Design PMPD, start of the top module:
module PMPD(
    input wire clk,
    input wire rst_n,
    input wire sclk,
    input wire mosi,
    input wire ss,
    output wire miso,            
    output wire drive
);
For scale: ~5900 cells after synthesis, ~82000 µm² of cells after synthesis.
Settings: LEC_CHECK=0, CAP_MARGIN=20, CORE_MARGIN=2, CORE_UTILIZATION=21, SLEW_MARGIN=20; clock period 15.2 ns.
run.sh (not shown) runs the stock make flow with config.mk's settings and CLKGATE_MAP_FILE=.
The starting point completed without violations.
Edit:
--- a/flow/config.mk
+++ b/flow/config.mk
@@ -10 +10,2 @@
-export CORE_UTILIZATION = 21
+export CORE_UTILIZATION = 67
+export CTS_CLUSTER_SIZE = 23
==> flow/constraint.sdc (replaced) <==
create_clock -name core_clock -period 4.45 [get_ports {clk}]
set_input_delay 0.8900 -clock core_clock [delete_from_list [all_inputs] [get_ports {clk}]]
set_output_delay 0.8900 -clock core_clock [all_outputs]
set_load 0.01 [all_outputs]
=> Now the flow reached the layout checks and failed them: setup timing. Clock skew is lower by 38 ps. Cell count decreases by 28%. Global-route usage rises by 16 points. Count of clock-buffer cells in the layout is lower by 4. Worst setup slack is worse by 9100 ps. Via count went up by 3.5%. Flip-flop count does not change.


yarrow:
Starting RTL as in the previous note.
## PMPD
module PMPD(
    input wire clk,
    input wire rst_n,
    input wire sclk,
    input wire mosi,
    input wire ss,
    output wire miso,            
    output wire drive
);
    wire [63:0] state_buffer;
    wire pm;
    wire [15:0] rate_inst;
    wire [15:0] rate_avg;
    wire [7:0] bpm_short_avg;
    wire [7:0] bpm_long_avg;
    wire [5:0] rr_short_avg;
    wire [5:0] rr_long_avg;
    wire pedal_flag;
    wire expression_flag;
    wire bpm_flag;
    wire rr_flag;
    spi_8byte spi (
        .clk(clk),
        .rst_n(rst_n),
        .sclk(sclk),
        .mosi(mosi),
        .ss(ss), 
        .miso(miso), 
        .pm(pm),
        .rate_inst(rate_inst),
        .rate_avg(rate_avg),
        .bpm_short_avg(bpm_short_avg),
        .bpm_long_avg(bpm_long_avg),
        .rr_short_avg(rr_short_avg),
        .rr_long_avg(rr_long_avg),
        .pedal_flag(pedal_flag),
        .expression_flag(expression_flag),
        .bpm_flag(bpm_flag),
        .rr_flag(rr_flag),
        .rx_data(state_buffer)
    );
    wire tick_1hz;
    wire tick_10hz;
    multi_clock_divider prescaler(
        .clk(clk),
        .rst_n(rst_n),
        .tick_1hz(tick_1hz),
        .tick_10hz(tick_10hz)
    );
    check_pedal check_pedal(
        .clk(clk),
        .rst_n(rst_n),
        .tick_10hz(tick_10hz),
        .pedal_buffer(state_buffer[31:24]),
        .pedal_flag(pedal_flag),
        .rate_inst(rate_inst),
        .rate_avg(rate_avg)
    );
    check_expression check_expression(
        .clk(clk),
        .rst_n(rst_n),
        .expression_buffer(state_buffer[23:16]),
        .expression_flag(expression_flag)        
    );
    check_bpm check_bpm(
        .clk(clk),
        .rst_n(rst_n),
        .tick_10hz(tick_10hz),
        .bpm_buffer(state_buffer[15:8]),
        .bpm_flag(bpm_flag),
        .short_avg(bpm_short_avg),
        .long_avg(bpm_long_avg)
    );
    check_respiration check_respiration(
        .clk(clk),
        .rst_n(rst_n),
  ...
make LEC_CHECK=0 ABC_AREA=1 CAP_MARGIN=0 CORE_ASPECT_RATIO=0.71 CORE_MARGIN=2 CORE_UTILIZATION=72 CTS_CLUSTER_DIAMETER=397 CTS_CLUSTER_SIZE=10 PLACE_DENSITY_LB_ADDON=0.11 SLEW_MARGIN=20 finish   # period 4.72 ns
[flow] yarrow | stages: complete | final checks: fail | reason: negative setup slack
Modified inputs, cedar compared to yarrow
Settings: PLACE_DENSITY_LB_ADDON removed (was 0.11); CTS_CLUSTER_DIAMETER removed (was 397); ABC_AREA removed (was 1); CORE_ASPECT_RATIO removed (was 0.71); CORE_UTILIZATION changed from 72 to 40; CTS_CLUSTER_SIZE removed (was 10); CAP_MARGIN changed from 0 to 20; the clock period (ns, I/O delays scaled along) changed from 4.72 to 5.44.
The logic gate share of total power reported for cedar is smaller than that of yarrow by 0.3 points.
Overall routed net length shrinks by more than a quarter when moving from yarrow to cedar.
Looking at highest layer used for signal routing, the met5 result is from yarrow; the met4 one comes from cedar.
In cedar the implementation ran to completion but is not tape-out ready, as the final checks report negative setup slack.
Relative to yarrow, the reported net switching power measured on cedar has decreased by more than 10%.
Changes observed in cedar relative to yarrow: aggregate global-route resource usage went down, vertical die dimension went up, number of buffers on the longest clock path did not really move, minimum setup slack after placement went up.
## Diff of input files: nickel against cedar
Settings: a change of CORE_UTILIZATION from 40 to 59; an added CTS_CLUSTER_SIZE of 98; an added ABC_AREA of 1; a change of the clock period (ns, I/O delays scaled along) from 5.44 to 6.31.
## What came out
- Of the runs cedar and nickel, none of them finished clean.
- nickel completed end to end; final checks failed (negative setup slack).
- cedar ended up with check_respiration.sum_short[1] as its timing startpoint of the critical path; nickel ended up with spi.rx_data[1].
- nickel vs cedar — count of instances resized after the clock tree is built dropped 74%.
- On layout net count: between cedar and nickel, it ends up higher for nickel.
- Comparing cedar and nickel, total setup violations reported at the end of the flow is lower on nickel.
- Going from cedar to nickel, the sequential share of layout area was found to have gone up by 2.0 points.
- Against cedar, the final cell area of nickel is lower.
- Changes observed in nickel relative to cedar: number of cell instances on the worst register-to-register path went up by 2.9%, DRC violation total after the first TritonRoute iteration went up by 70%, global-route wire length before repair went up by about 14%, routed wire length went up by about 13%.
[inputs] violet vs nickel
Settings: a change of CORE_UTILIZATION from 59 to 72; an added CTS_CLUSTER_DIAMETER of 397; an added PLACE_DENSITY_LB_ADDON of 0.11; a change of CTS_CLUSTER_SIZE from 98 to 10; a change of the clock period (ns, I/O delays scaled along) from 6.31 to 4.72.
==> results <==
- Completing all stages was not enough for violet: its layout failed the final checks because of negative setup slack.
- Compare nickel and violet | clock power lower: nickel
- Summary of the comparison: post-route cell area is higher in violet, relative to nickel.
- The relative contribution of the clock network to total power of violet is lower than that of nickel.
- Cmp nickel and violet / utilization / lower: nickel
- Slew at the pin with the worst max-slew slack: violet vs nickel down 46 ps
- The post-placement setup slack of violet was inferior to that of nickel.
- In violet, critical path depth is higher than in nickel.
- Of nickel and violet, the run reporting the lower met2 demand-to-capacity share in global routing was nickel.
- Between violet and nickel, it is violet whose fraction of power consumed by combinational cells is higher, by 0.2 points.
- Compared with nickel, fmax in violet increased slightly.
- Placed cell area: nickel and violet compared, lower one is nickel
Input changes introduced in xenon (baseline for comparison: violet):
Settings: CORE_UTILIZATION: 72 -> 60; PLACE_DENSITY_LB_ADDON: 0.11 -> unset; CTS_CLUSTER_DIAMETER: 397 -> unset; CTS_CLUSTER_SIZE: 10 -> 98; the clock period (ns, I/O delays scaled along): 4.72 -> 6.87.
Findings:
- Per the final summary, xenon finished and its layout is clean on timing, DRC and antenna.
- Class of the most critical hold timing path = in -> async: violet; class of the most critical hold timing path = reg -> reg: xenon
- Comparing violet against xenon, there is no change at all in synthesized cell count.
- Changes observed in xenon relative to violet: fraction of power consumed by sequential logic shrank by 1.2 points; final cell count closely matched the old numbers.
- The estimated power of xenon ends up lower than the estimate for violet.
- Worst setup slack ends up lower on violet.


PMPD again, from the RTL that the note above started with.
clock: 5.33 ns
lec_check: 0
cap_margin: 20
core_margin: 2
core_utilization: 72
cts_cluster_size: 47
gpl_routability_driven: 1
place_density_lb_addon: 0.0
setup_slack_margin: 1.56
slew_margin: 20
The first run finished with setup timing left.
Rerun with:
Settings changed: CORE_UTILIZATION 72 to 37, CTS_CLUSTER_SIZE 47 to default, GPL_ROUTABILITY_DRIVEN 1 to default, PLACE_DENSITY_LB_ADDON 0.0 to default, SETUP_SLACK_MARGIN 1.56 to default.
Clock period 5.33 ns to 8.01 ns, I/O delays scaled along.
=> With this change the flow completed with no timing, DRC or antenna violations. Critical path depth increases by 1. Design area decreases slightly. Total power decreases by a quarter to a third. Maximum frequency decreases by roughly a tenth. Clock-buffer cell count increases by 46.
Rerun with:
Settings changed: CORE_UTILIZATION 37 to 40.
Clock period 8.01 ns to 10.0 ns, I/O delays scaled along.
Result:
- global-route usage went up by 0.77 points
- routed wire length went down slightly
- utilization went up by 3.2 points
- maximum frequency went down by a little under a tenth
- setup slack gains 1.4 ns
- power went down by about a fifth
Rerun with:
Settings changed: CORE_ASPECT_RATIO from default to 0.8, CORE_UTILIZATION 40 to 30, GPL_TIMING_DRIVEN from default to 0, SLEW_MARGIN 20 to 30, TNS_END_PERCENT from default to 25.
What happened: Clock power shrinks by about 2%. Final area grows by about 2%. Wire length grows by 24%. Via count grows by 4.3%. Global-route usage shrinks by 0.98 points. Setup slack loses 0.15 ns. Register-to-register slack loses 0.15 ns.


== run 1 ==
Starting RTL as in the previous note.
==> flow/design.v (excerpt) <==
module PMPD(
    input wire clk,
    input wire rst_n,
    input wire sclk,
    input wire mosi,
    input wire ss,
    output wire miso,            
    output wire drive
);
    wire [63:0] state_buffer;
    wire pm;
    wire [15:0] rate_inst;
    wire [15:0] rate_avg;
    wire [7:0] bpm_short_avg;
    wire [7:0] bpm_long_avg;
    wire [5:0] rr_short_avg;
    wire [5:0] rr_long_avg;
    wire pedal_flag;
    wire expression_flag;
    wire bpm_flag;
    wire rr_flag;
    spi_8byte spi (
        .clk(clk),
        .rst_n(rst_n),
        .sclk(sclk),
        .mosi(mosi),
        .ss(ss), 
        .miso(miso), 
        .pm(pm),
        .rate_inst(rate_inst),
        .rate_avg(rate_avg),
        .bpm_short_avg(bpm_short_avg),
        .bpm_long_avg(bpm_long_avg),
        .rr_short_avg(rr_short_avg),
        .rr_long_avg(rr_long_avg),
        .pedal_flag(pedal_flag),
        .expression_flag(expression_flag),
        .bpm_flag(bpm_flag),
        .rr_flag(rr_flag),
        .rx_data(state_buffer)
    );
    wire tick_1hz;
    wire tick_10hz;
    multi_clock_divider prescaler(
        .clk(clk),
        .rst_n(rst_n),
        .tick_1hz(tick_1hz),
        .tick_10hz(tick_10hz)
    );
    check_pedal check_pedal(
        .clk(clk),
        .rst_n(rst_n),
        .tick_10hz(tick_10hz),
        .pedal_buffer(state_buffer[31:24]),
        .pedal_flag(pedal_flag),
        .rate_inst(rate_inst),
        .rate_avg(rate_avg)
    );
    check_expression check_expression(
        .clk(clk),
        .rst_n(rst_n),
        .expression_buffer(state_buffer[23:16]),
        .expression_flag(expression_flag)        
    );
    check_bpm check_bpm(
  ...
==> flow/config.mk <==
export PLATFORM = sky130hd
export DESIGN_NAME = PMPD
export DESIGN_NICKNAME = PMPD
export VERILOG_FILES = /design/flow/design.v
export SDC_FILE = /design/flow/constraint.sdc
export NUM_CORES = 4
export LEC_CHECK = 0
export ABC_AREA = 0
export CAP_MARGIN = 20
export CELL_PAD_IN_SITES_DETAIL_PLACEMENT = 2
export CORE_MARGIN = 2
export CORE_UTILIZATION = 50
export GPL_ROUTABILITY_DRIVEN = 0
export MIN_ROUTING_LAYER = met1
export PLACE_DENSITY = 0.91
export SETUP_SLACK_MARGIN = 2.15
export SLEW_MARGIN = 20
export TNS_END_PERCENT = 10
==> flow/constraint.sdc <==
create_clock -name core_clock -period 11.0 [get_ports {clk}]
set_input_delay 2.2000 -clock core_clock [delete_from_list [all_inputs] [get_ports {clk}]]
set_output_delay 2.2000 -clock core_clock [all_outputs]
set_load 0.01 [all_outputs]
What ended run 1 was a tool error in global routing (5_1_grt); the run never finished.
### run 1 -> run 2
- clearing CELL_PAD_IN_SITES_DETAIL_PLACEMENT, which used to be 2
- clearing SETUP_SLACK_MARGIN, which used to be 2.15
- clearing MIN_ROUTING_LAYER, which used to be met1
- clearing GPL_ROUTABILITY_DRIVEN, which used to be 0
- swapping 50 for 67 in CORE_UTILIZATION
- clearing PLACE_DENSITY, which used to be 0.91
- clearing TNS_END_PERCENT, which used to be 10
- putting CTS_CLUSTER_SIZE at 25 where nothing was set
- clearing ABC_AREA, which used to be 0
- swapping 11.0 for 4.45 in the clock period (ns, I/O delays scaled along)
Run 1 did not finish: a tool error stopped it during global routing (5_1_grt). Finished, but not clean: run 2, with setup timing. From run 1 to run 2 the numbers moved as follows: number of cells in the design after placement went down, post-CTS setup buffer count picked up an extra 25, share of the yosys chip area belonging to registers shows no meaningful change. Run 2 improves on run 1 in core region area. Higher overall chip area was reported by run 1, not run 2. Summary of the comparison: placement-stage worst setup slack is lower in run 2, relative to run 1.
diff inputs: run 2 => run 3
- setting CTS_CLUSTER_DIAMETER to 394 for the first time
- changing CTS_CLUSTER_SIZE from 25 to 10
- setting ABC_AREA to 1 for the first time
- changing CORE_UTILIZATION from 67 to 72
- The launching instance or port of the critical path comes out check_respiration.sum_short[1] in one run and check_respiration.sum_short[2] in the other, namely in run 2 and run 3 respectively.
- Per the comparison of run 3 with run 2, clock-net power down about 3%; area share of xor/xnor cells in the synthesized design down 0.26 points; fraction of the core area occupied by cells at floorplan up 4.9 points.
- | run 3 | all stages done | FAIL | setup timing |
For run 4, these inputs were changed with respect to run 3:
- CTS_CLUSTER_DIAMETER removed (was 394)
- CORE_UTILIZATION changed from 72 to 40
- ABC_AREA removed (was 1)
- CTS_CLUSTER_SIZE removed (was 10)
- the clock period (ns, I/O delays scaled along) changed from 4.45 to 8.01
Notes after the runs:
Run 4: full flow OK, the timing, design-rule and antenna checks passed
Although run 3 finished all stages, its layout failed final checks on setup timing.
Clock network power: run 4 vs run 3 down about 38%
The higher yosys-reported design area after synthesis came out of run 3.
Via count (run 4 vs. run 3) decreases by more than a quarter
Per the comparison of run 4 with run 3, design area dropped 0.0026 mm^2; setup total negative slack climbed 18400 ps; final critical-path required period climbed 730 ps.
Power figures rest on the tool's default switching activity, not on a simulated workload.
